==> inputs of build 44 <==
==> flow/design.v <==
`timescale 1ns / 1ps
module cla_slice_part(g,p,a,b);
 input a, b;
 output g;  
 output p;  
 assign g = a & b;
 assign p = a ^ b;
endmodule
module CarryPropagateGenerateUnit( g,p,a,b);
	input  [15:0] a,b;
	output [15:0] g,p;
	cla_slice_part s0(g[0],p[0],a[0],b[0]);
	cla_slice_part s1(g[1],p[1],a[1],b[1]);
	cla_slice_part s2(g[2],p[2],a[2],b[2]);
	cla_slice_part s3(g[3],p[3],a[3],b[3]);
	cla_slice_part s4(g[4],p[4],a[4],b[4]);
	cla_slice_part s5(g[5],p[5],a[5],b[5]);
	cla_slice_part s6(g[6],p[6],a[6],b[6]);
	cla_slice_part s7(g[7],p[7],a[7],b[7]);
	cla_slice_part s8(g[8],p[8],a[8],b[8]);
	cla_slice_part s9(g[9],p[9],a[9],b[9]);
	cla_slice_part s10(g[10],p[10],a[10],b[10]);
	cla_slice_part s11(g[11],p[11],a[11],b[11]);
	cla_slice_part s12(g[12],p[12],a[12],b[12]);
	cla_slice_part s13(g[13],p[13],a[13],b[13]);
	cla_slice_part s14(g[14],p[14],a[14],b[14]);
	cla_slice_part s15(g[15],p[15],a[15],b[15]);
endmodule
module SixteenBitSummationUnit(sum,p,carry,cin);
  input [14:0] carry;
  input cin;
  input [15:0] p;
  output [15:0] sum;
  assign sum[0] = p[0] ^ cin;
  assign sum[1] = p[1] ^ carry[0];
  assign sum[2] = p[2] ^ carry[1];
  assign sum[3] = p[3] ^ carry[2];
  assign sum[4] = p[4] ^ carry[3];
  assign sum[5] = p[5] ^ carry[4];
  assign sum[6] = p[6] ^ carry[5];
  assign sum[7] = p[7] ^ carry[6];
  assign sum[8] = p[8] ^ carry[7];
  assign sum[9] = p[9] ^ carry[8];
  assign sum[10] = p[10] ^ carry[9];
  assign sum[11] = p[11] ^ carry[10];
  assign sum[12] = p[12] ^ carry[11];
  assign sum[13] = p[13] ^ carry[12];
  assign sum[14] = p[14] ^ carry[13];
  assign sum[15] = p[15] ^ carry[14];
endmodule
module four_bit_block_cla(P,G,carry,p,g,cin);
	input [3:0] p,g;
	input cin;
	output [2:0] carry;
	output P,G;
	assign	carry[0] = 	g[0] |
											cin & p[0];
	assign	carry[1] =  g[1] |
											g[0] & p[1] |
											cin  &  p[0] & p[1];
	assign	carry[2] =  g[2] |
											g[1] & p[2] |
											g[0] & p [1] & p[2] |
											cin  & p[0] & p[1] & p[2];
	assign	P = p[0] & p[1] & p[2] & p[3];
	assign	G = g[3] | 
							g[2] & p[3] |
							g[1] & p[2] & p[3] |
							g[0] & p[1] & p[2] & p[3];
endmodule
module cla_16_two_level(sum,cout,a,b,cin);
	input [15:0] a, b;
	input cin;
	output [15:0] sum;
	output  cout;
	wire [15:0]   g, p,carry;  
	wire [3:0]  G,P;
	assign carry[3]  = G[0] | cin & P[0];
	assign carry[7]  = G[1] | G[0] & P[1] | cin & P[0] & P[1]; 
	assign carry[11] = G[2] |
										 G[1] & P[2] |
										 G[0] & P[1] & P[2] | 
										 cin  & P[0] & P[1] & P[2];
	assign cout = G[3] |
								G[2] & P[3] |
								G[1] & P[2] & P[3] |
								G[0] & P[1] & P[2] & P[3] |
								cin   & P[0] & P[1] & P[2] & P[3];
	CarryPropagateGenerateUnit   CPGU( g,p,a,b);
	four_bit_block_cla FBBC0(P[0],G[0],carry[2:0],p[3:0],g[3:0],cin);     
	four_bit_block_cla FBBC1(P[1],G[1],carry[6:4],p[7:4],g[7:4],carry[3]);   
	four_bit_block_cla FBBC2(P[2],G[2],carry[10:8],p[11:8],g[11:8],carry[7]);
	four_bit_block_cla FBBC3(P[3],G[3],carry[14:12],p[15:12],g[15:12],carry[11]); 
	SixteenBitSummationUnit TTBSU(sum,p,carry[14:0],cin);
endmodule
`timescale 1ns / 1ps
module xnew2(
	output reg [15:0] x,
	input [15:0] x0,
	input [15:0] y,
	input cin,
	input reset,
	input stop,
	input clk
	);
	wire [15:0] sum,a,b;
	wire cout;	 
	cla_16_two_level alu(sum,cout,a,b,cin);
	assign a=x;
	assign b=cin?(~y):y;
	always @(posedge clk)
	begin
		if(reset)
		begin
			x<=x0;
		end
		else
		begin
			if(!stop)
			begin
				x<=sum;
			end
			else
			begin
				x<=x;
			end
		end
	end
endmodule
`timescale 1ns / 1ps
module ynew2(
	output reg [15:0] y,
	input [15:0] y0,
	input [15:0] x,
	input cin,
	input reset,
	input stop,
	input clk
	);
	wire [15:0] sum,a,b;
	wire cout;	 
	cla_16_two_level alu(sum,cout,a,b,cin);
	assign a=y;
	assign b=cin?(~x):x;
	always @(posedge clk)
	begin
		if(reset)
		begin
			y<=y0;
		end
		else
		begin
			if(!stop)
			begin
				y<=sum;
			end
			else
			begin
				y<=y;
			end
		end	
	end
endmodule
`timescale 1ns / 1ps
module znew2(
	output reg [15:0] z,
	output zsign,
	input [15:0] z0,
	input [15:0] zrom,
	input cin,
	input reset,
	input stop,
	input clk
	);
	wire [15:0] sum,a,b;
	wire cout;	 
	cla_16_two_level alu(sum,cout,a,b,cin);
	assign a=z;
	assign b=cin?(~zrom):zrom;
	always @(posedge clk)
	begin
		if(reset)
		begin
			z<=z0;
		end
		else
		begin
			if(!stop)
				z<=sum;
			else
				z<=z;
		end	
	end
	assign zsign=z[15];
endmodule
`timescale 1ns / 1ps
module datapathnew2(
	output [15:0] x,
	output [15:0] y,
	input [15:0] z0,
	input [3:0] i,
	input reset,
	input stop,
	input clk
	); 
	parameter xinit=16'b0010_0110_1101_1101;	 
	parameter yinit=16'b0;
	reg [15:0] zrom_q;
	wire [15:0] xval,yval,zval;
	wire [15:0] x0,y0;
	wire [15:0] z;
	wire zsign;
	always @(*)
	begin
		case(i)
			4'd0: zrom_q=16'b0011_0010_0100_0011;
			4'd1: zrom_q=16'b0001_1101_1010_1100;
			4'd2: zrom_q=16'b0000_1111_1010_1101;
			4'd3: zrom_q=16'b0000_0111_1111_0101;
			4'd4: zrom_q=16'b0000_0011_1111_1110;
			4'd5: zrom_q=16'b0000_0001_1111_1111;
			4'd6: zrom_q=16'b0000_0000_1111_1111;
			4'd7: zrom_q=16'b0000_0000_0111_1111;
			4'd8: zrom_q=16'b0000_0000_0011_1111;
			4'd9: zrom_q=16'b0000_0000_0001_1111;
			4'd10: zrom_q=16'b0000_0000_0000_1111;
			4'd11: zrom_q=16'b0000_0000_0000_0111;
			4'd12: zrom_q=16'b0000_0000_0000_0011;
			4'd13: zrom_q=16'b0000_0000_0000_0001;
			4'd14: zrom_q=16'b0;
			4'd15: zrom_q=16'b0;
			default: zrom_q=16'b0;
		endcase
	end
	xnew2 xmod(x,x0,yval,xcin,reset,stop,clk);
	ynew2 ymod(y,y0,xval,ycin,reset,stop,clk);
	znew2 zmod(z,zsign,z0,zval,zcin,reset,stop,clk);
	assign x0=xinit;
	assign y0=yinit;
	assign xval=$signed(x)>>>i;
	assign yval=$signed(y)>>>i;
	assign zval=zrom_q;
	assign xcin=zsign?1'b0:1'b1;
	assign ycin=zsign?1'b1:1'b0;
	assign zcin=zsign?1'b0:1'b1;
endmodule
`timescale 1ns / 1ps
module cordic_sincos(
	input clk,
	input rst,
	input start,
	input [15:0] z0,
	output ready,
	output reg done,
	output [15:0] x,
	output [15:0] y
	);
	reg busy;
	reg [3:0] cnt;
	wire load;
	assign ready = ~busy;
	assign load = rst | (start & ~busy);
	always @(posedge clk)
	begin
		if(rst)
		begin
			busy <= 1'b0;
			cnt <= 4'd0;
			done <= 1'b0;
		end
		else
		begin
			done <= 1'b0;
			if(!busy)
			begin
				cnt <= 4'd0;
				if(start)
					busy <= 1'b1;
			end
			else
			begin
				cnt <= cnt + 4'd1;
				if(cnt == 4'd15)
				begin
					busy <= 1'b0;
					done <= 1'b1;
				end
			end
		end
	end
	datapathnew2 dp(x,y,z0,cnt,load,~busy,clk);
endmodule
==> flow/run.sh <==
#!/bin/bash
# the make line also repeats each setting of config.mk as NAME=value (left out here)
make -C /OpenROAD-flow-scripts/flow DESIGN_CONFIG=/design/flow/config.mk WORK_HOME=/design/flow/orfs CLKGATE_MAP_FILE= finish
==> flow/config.mk <==
export PLATFORM = sky130hd
export DESIGN_NAME = cordic_sincos
export DESIGN_NICKNAME = cordic_sincos
export VERILOG_FILES = /design/flow/design.v
export SDC_FILE = /design/flow/constraint.sdc
export NUM_CORES = 4
export LEC_CHECK = 0
export ABC_AREA = 1
export CAP_MARGIN = 20
export CORE_MARGIN = 2
export CORE_UTILIZATION = 72
export CTS_CLUSTER_DIAMETER = 188
export PLACE_DENSITY_LB_ADDON = 0.25
export SETUP_SLACK_MARGIN = -0.26
export SLEW_MARGIN = 20
export TNS_END_PERCENT = 5
==> flow/constraint.sdc <==
create_clock -name core_clock -period 2.99 [get_ports {clk}]
set_input_delay 0.5980 -clock core_clock [delete_from_list [all_inputs] [get_ports {clk}]]
set_output_delay 0.5980 -clock core_clock [all_outputs]
set_load 0.01 [all_outputs]
==> build 23 (differences from build 44) <==
Settings changed: ABC_AREA 1 to not set, CAP_MARGIN 20 to 0, CTS_CLUSTER_DIAMETER 188 to 105, PLACE_DENSITY_LB_ADDON 0.25 to not set, SETUP_SLACK_MARGIN -0.26 to -0.24, TNS_END_PERCENT 5 to not set.
==> flow/constraint.sdc (replaced) <==
create_clock -name core_clock -period 3.98 [get_ports {clk}]
set_input_delay 0.7960 -clock core_clock [delete_from_list [all_inputs] [get_ports {clk}]]
set_output_delay 0.7960 -clock core_clock [all_outputs]
set_load 0.01 [all_outputs]
==> results <==
Build 44 stopped in global routing (5_1_grt), error GRT-0232. Build 23 finished but failed the layout checks on negative setup slack.
Between build 44 and build 23, the lower die size is in build 23 (gap 3.0%, measured against build 23).
In build 23 the synthesized cell count is lower than in build 44, by 23%.
In build 23 the area after synthesis is smaller than in build 44, by 3.0%.
==> figures <==
Placer congestion estimate: build 44 1.08; build 23 0.943
Post-CTS Repair Setup Buffers: build 44 3; build 23 9
Seq/Total Area, Yosys: build 44 23.4%; build 23 24.2%
Total cells reported by yosys after synthesis: build 44 898; build 23 695
Adder share: build 44 14.7%; build 23 15.2%
Worst slack, placed: build 44 -0.508 ns; build 23 -0.278 ns
Half-perimeter wire length after detailed placement: build 44 15300 µm; build 23 13100 µm
Height of the die: build 44 99.0 µm; build 23 97.5 µm
Nets in the synthesized netlist: build 44 988; build 23 785
Chip width: build 44 99.0 µm; build 23 97.5 µm
Placeable core region: build 44 8720 µm²; build 23 8590 µm²
Cell count after placement: build 44 1120; build 23 872
Standard cell area after detailed placement: build 44 7700 µm²; build 23 7250 µm²
Result of the run: build 44 stopped before the end; build 23 failed layout checks
Stage where the flow stopped: build 44 global routing (5_1_grt); build 23 -
Layout check failures: build 44 -; build 23 negative setup slack
Cell count after synthesis: build 44 898; build 23 695

========
==> 11-17: inputs <==
Starts from the design.v that is shown in full above.
Settings: LEC_CHECK=0, CAP_MARGIN=20, CORE_ASPECT_RATIO=0.5, CORE_MARGIN=2, CORE_UTILIZATION=40, CTS_CLUSTER_DIAMETER=225, CTS_CLUSTER_SIZE=99, SLEW_MARGIN=20, TNS_END_PERCENT=15; clock period 5.0 ns.
run.sh (not shown) runs the stock make flow with config.mk's settings and CLKGATE_MAP_FILE=.
==> inputs of 12-15, as changes to 11-17 <==
==> flow/config.mk (replaced) <==
export PLATFORM = sky130hd
export DESIGN_NAME = cordic_sincos
export DESIGN_NICKNAME = cordic_sincos
export VERILOG_FILES = /design/flow/design.v
export SDC_FILE = /design/flow/constraint.sdc
export NUM_CORES = 4
export LEC_CHECK = 0
export CAP_MARGIN = 20
export CORE_MARGIN = 2
export CORE_UTILIZATION = 72
export CTS_CLUSTER_SIZE = 97
export SLEW_MARGIN = 20
==> flow/constraint.sdc (replaced) <==
create_clock -name core_clock -period 4.97 [get_ports {clk}]
set_input_delay 0.9940 -clock core_clock [delete_from_list [all_inputs] [get_ports {clk}]]
set_output_delay 0.9940 -clock core_clock [all_outputs]
set_load 0.01 [all_outputs]
==> inputs of 04-02, as changes to 11-17 <==
==> flow/config.mk (replaced) <==
export PLATFORM = sky130hd
export DESIGN_NAME = cordic_sincos
export DESIGN_NICKNAME = cordic_sincos
export VERILOG_FILES = /design/flow/design.v
export SDC_FILE = /design/flow/constraint.sdc
export NUM_CORES = 4
export LEC_CHECK = 0
export ABC_AREA = 1
export CAP_MARGIN = 20
export CORE_ASPECT_RATIO = 0.5
export CORE_MARGIN = 2
export CORE_UTILIZATION = 72
export CTS_CLUSTER_DIAMETER = 388
export CTS_CLUSTER_SIZE = 89
export SLEW_MARGIN = 20
export TNS_END_PERCENT = 15
==> flow/constraint.sdc (replaced) <==
create_clock -name core_clock -period 2.36 [get_ports {clk}]
set_input_delay 0.4720 -clock core_clock [delete_from_list [all_inputs] [get_ports {clk}]]
set_output_delay 0.4720 -clock core_clock [all_outputs]
set_load 0.01 [all_outputs]
==> inputs of 05-20, as changes to 11-17 <==
==> flow/config.mk (replaced) <==
export PLATFORM = sky130hd
export DESIGN_NAME = cordic_sincos
export DESIGN_NICKNAME = cordic_sincos
export VERILOG_FILES = /design/flow/design.v
export SDC_FILE = /design/flow/constraint.sdc
export NUM_CORES = 4
export LEC_CHECK = 0
export ABC_AREA = 1
export CAP_MARGIN = 35
export CELL_PAD_IN_SITES_GLOBAL_PLACEMENT = 2
export CORE_ASPECT_RATIO = 0.73
export CORE_MARGIN = 4
export CORE_UTILIZATION = 40
export CTS_CLUSTER_DIAMETER = 168
export GPL_TIMING_DRIVEN = 0
export MAX_ROUTING_LAYER = met4
export SLEW_MARGIN = 0
export TNS_END_PERCENT = 75
==> results <==
metric                                                                                      04-02           11-17           12-15           05-20
Reg2reg path depth                                                                              -              20              19              25
Filler Cells Inserted                                                                           -           1,481             599           1,635
Share of the synthesized netlist area taken by xor and xnor gates                          0.0740           0.107           0.107          0.0740
CP Capture Point                                                                                -   dp.xmod.x[15]   dp.ymod.y[15]   dp.xmod.x[15]
Hold depth                                                                                      -               2               2               2
Nets@finish                                                                                     -             803             798           1,051
Total cell area at the placement stage                                                  8280 um^2       6830 um^2       6690 um^2       7270 um^2
Met3 wire length                                                                                -          845 um         1.16 mm         1.40 mm
Run status                                                                 stopped before the end  finished clean  finished clean  finished clean
Last stage reached                                                 clock tree synthesis (4_1_cts)               -               -               -
Met1 global-route usage                                                                         -           0.269           0.449           0.392
Class of the tightest hold or removal check                                                     -         reg2reg         reg2reg         reg2reg
Number of buffers inserted during clock tree synthesis                                          -               9               9               9
Tally of max-capacitance violations                                                             -               0               0               0
Die Span Y                                                                                71.1 um         92.7 um         97.5 um          117 um
Max IR drop VDD                                                                                 -          238 uV          406 uV          208 uV
Cells resized by post-CTS repair                                                                -               0               0               0
Bufs on Longest Clock Path                                                                      -               2               2               2
Fraction of standard cell area in multi-input logic                                             -           0.590           0.613           0.550
Arrival time of data at the critical path endpoint                                              -         4.88 ns         4.89 ns         4.17 ns
Reg-to-Reg End                                                                                  -   dp.xmod.x[15]   dp.ymod.y[15]   dp.xmod.x[15]
Power consumption                                                                               -         3.96 mW         3.82 mW         3.43 mW

========
==> violet <==
Starts from the design.v that is shown in full above.
Settings: LEC_CHECK=0, ABC_AREA=1, CAP_MARGIN=35, CELL_PAD_IN_SITES_GLOBAL_PLACEMENT=0, CORE_ASPECT_RATIO=0.84, CORE_MARGIN=2, CORE_UTILIZATION=16, CTS_CLUSTER_DIAMETER=217, CTS_CLUSTER_SIZE=74, GPL_TIMING_DRIVEN=1, MAX_ROUTING_LAYER=met4, MIN_ROUTING_LAYER=met1, PLACE_DENSITY_LB_ADDON=0.19, SETUP_SLACK_MARGIN=0.61, SLEW_MARGIN=30, TNS_END_PERCENT=95; clock period 3.16 ns.
==> inputs of cedar, as changes to violet <==
==> flow/config.mk (replaced) <==
export PLATFORM = sky130hd
export DESIGN_NAME = cordic_sincos
export DESIGN_NICKNAME = cordic_sincos
export VERILOG_FILES = /design/flow/design.v
export SDC_FILE = /design/flow/constraint.sdc
export NUM_CORES = 4
export LEC_CHECK = 0
export ABC_AREA = 0
export CAP_MARGIN = 35
export CELL_PAD_IN_SITES_GLOBAL_PLACEMENT = 0
export CORE_ASPECT_RATIO = 0.92
export CORE_MARGIN = 2
export CORE_UTILIZATION = 16
export CTS_CLUSTER_DIAMETER = 28
export GPL_TIMING_DRIVEN = 1
export MIN_ROUTING_LAYER = met2
export PLACE_DENSITY_LB_ADDON = 0.19
export SETUP_SLACK_MARGIN = 0.45
export SLEW_MARGIN = 20
export TNS_END_PERCENT = 95
==> flow/constraint.sdc (replaced) <==
create_clock -name core_clock -period 4.9 [get_ports {clk}]
set_input_delay 0.9800 -clock core_clock [delete_from_list [all_inputs] [get_ports {clk}]]
set_output_delay 0.9800 -clock core_clock [all_outputs]
set_load 0.01 [all_outputs]
==> comparison table <==
item                                                                            cedar                    violet
Outcome                                                      finished with violations  finished with violations
Violated checks                                                design-rule violations      negative setup slack
Layout net count                                                                  819                      1190
Highest metal used                                                               met5                      met4
XOR-XNOR Cells, Area Fraction                                                  10.71%                    7.400%
Global routing usage on met3                                                   24.99%                    1.591%
DP HPWL                                                                      15090 um                  17790 um
Final setup vio count                                                               0                        13
Global-route usage over all layers                                             15.51%                    11.56%
Leak                                                                         3.068 nW                  4.617 nW
Reported combinational group power                                            2.61 mW                   4.84 mW
Core utilization before placement                                              16.28%                    16.24%
Combinational fraction of design power                                          60.9%                     67.6%
Count of plain and timing-repair buffers in the layout                             91                       260
Warning total across the stage logs                                                39                        41
Post-Synth AOI/OAI Area                                                        16.04%                    15.61%
Number of DRC violations after detailed-routing iteration 0                       592                       293
Total power                                                                  4.286 mW                  7.151 mW
Overall die height                                                           194.3 um                  188.6 um
Area of the synthesized netlist per yosys stat                              6295 um^2                 6492 um^2
Routing usage on met2                                                          16.18%                    16.98%
Core occupancy in the finished layout                                          19.97%                    25.11%
Area of combinational cells with multiple inputs                            4278 um^2                 4868 um^2
X dimension of the die                                                       210.8 um                  223.8 um
Number of core rows                                                                69                        67
Number of instances resized during post-cts repair                                  3                        96
Seq group                                                                    0.955 mW                   1.22 mW
Power is estimated from default activity; no workload was simulated.
